==> inputs of trial 55 <==
// Classic_Pong_Top
module Classic_Pong_Top (
    input clk_i,
    input rst_i,
    input UART_RX_i,
    input sw1_i,
    input sw2_i,
    input sw3_i,
    input sw4_i,
    output VGA_Hsync_o,
    output VGA_Vsync_o,
    output VGA_Red_0_o,
    output VGA_Red_1_o,
    output VGA_Red_2_o,
    output VGA_Grn_0_o,
    output VGA_Grn_1_o,
    output VGA_Grn_2_o,
    output VGA_Blu_0_o,
    output VGA_Blu_1_o,
    output VGA_Blu_2_o
);
    parameter CLKS_PER_BIT = 217;
    parameter VIDEO_WIDTH = 3;  
    parameter TOTAL_COLS = 800;
    parameter TOTAL_ROWS = 525;
    parameter ACTIVE_COLS = 640;
    parameter ACTIVE_ROWS = 480;
    wire [VIDEO_WIDTH-1:0] Red_Video_Pong_w, Red_Video_Porch_w;
    wire [VIDEO_WIDTH-1:0] Grn_Video_Pong_w, Grn_Video_Porch_w;
    wire [VIDEO_WIDTH-1:0] Blu_Video_Pong_w, Blu_Video_Porch_w;
    wire rx_dv_w;
    UART_RX #(.CLKS_PER_BIT(CLKS_PER_BIT)) UART_RX_Inst
    (
        .clk_i(clk_i),
        .rst_i(rst_i),
        .rx_serial_i(UART_RX_i),
        .rx_dv_o(rx_dv_w),
        .rx_byte_o()
    );
    wire Hsync_w, Vsync_w;
    VGA_Sync_Pulse #( 
        .TOTAL_COLS(TOTAL_COLS),
        .TOTAL_ROWS(TOTAL_ROWS),
        .ACTIVE_COLS(ACTIVE_COLS),
        .ACTIVE_ROWS(ACTIVE_ROWS) 
    ) VGA_Sync_Inst (
        .clk_i(clk_i),
        .rst_i(rst_i),
        .Hsync_o(Hsync_w),
        .Vsync_o(Vsync_w),
        .col_count_o(),
        .row_count_o()
    );
    wire sw1_w, sw2_w, sw3_w, sw4_w;
    Debounced_Switch sw_1 (
        .clk_i(clk_i),
        .rst_i(rst_i),
        .sw_i(sw1_i),
        .sw_o(sw1_w)
    );
    Debounced_Switch sw_2 (
        .clk_i(clk_i),
        .rst_i(rst_i),
        .sw_i(sw2_i),
        .sw_o(sw2_w)
    );
    Debounced_Switch sw_3 (
        .clk_i(clk_i),
        .rst_i(rst_i),
        .sw_i(sw3_i),
        .sw_o(sw3_w)
    );
  ...
make LEC_CHECK=0 ABC_AREA=1 CAP_MARGIN=35 CORE_MARGIN=2 CORE_UTILIZATION=72 CTS_CLUSTER_DIAMETER=368 CTS_CLUSTER_SIZE=15 GPL_ROUTABILITY_DRIVEN=0 PLACE_DENSITY_LB_ADDON=0.02 SETUP_SLACK_MARGIN=-0.14 SLEW_MARGIN=20 finish   # period 5.31 ns
run.sh (not shown) runs the stock make flow with config.mk's settings and CLKGATE_MAP_FILE=.
==> trial 95 (differences from trial 55) <==
==> flow/config.mk (replaced) <==
export PLATFORM = sky130hd
export DESIGN_NAME = Classic_Pong_Top
export DESIGN_NICKNAME = Classic_Pong_Top
export VERILOG_FILES = /design/flow/design.v
export SDC_FILE = /design/flow/constraint.sdc
export NUM_CORES = 4
export LEC_CHECK = 0
export CAP_MARGIN = 20
export CORE_MARGIN = 2
export CORE_UTILIZATION = 72
export PLACE_DENSITY = 0.6
export SLEW_MARGIN = 20
==> flow/constraint.sdc (replaced) <==
create_clock -name core_clock -period 8.82 [get_ports {clk_i}]
set_input_delay 1.7640 -clock core_clock [delete_from_list [all_inputs] [get_ports {clk_i}]]
set_output_delay 1.7640 -clock core_clock [all_outputs]
set_load 0.01 [all_outputs]
==> reports/qor.csv <==
metric,value,unit
result of the run,finished clean,
family with the most delay on the worst path,AND-OR/OR-AND gates,
chip footprint,0.0235,mm^2
Post-Synth AOI/OAI Area,0.0933,
met2 demand-to-capacity share in global routing,0.475,
final routed wirelength across all metal layers,32100,um
fin crit period,3.65,ns
Initial Util,0.734,
post-synth top area share,0.389,
logic area,0.00929,mm^2
-- figures above: trial 95

==> reports/qor.csv <==
metric,value,unit
result of the run,finished clean,
kind of path behind the tightest hold check,flip-flop to flip-flop,
chip footprint,0.0261,mm^2
drt initial violations,1495,
clock latency reported for the late side of the worst-skew pair,0.54,ns
family with the most delay on the worst path,simple AND/OR/NAND/NOR gates,
post-synth top area share,0.348,
logic area,0.0100,mm^2
WP data required,5.74,ns
Buffers excl. clock,21,
met2 demand-to-capacity share in global routing,0.537,
fin crit period,3.07,ns
final routed wirelength across all metal layers,39500,um
-- figures above: trial 55

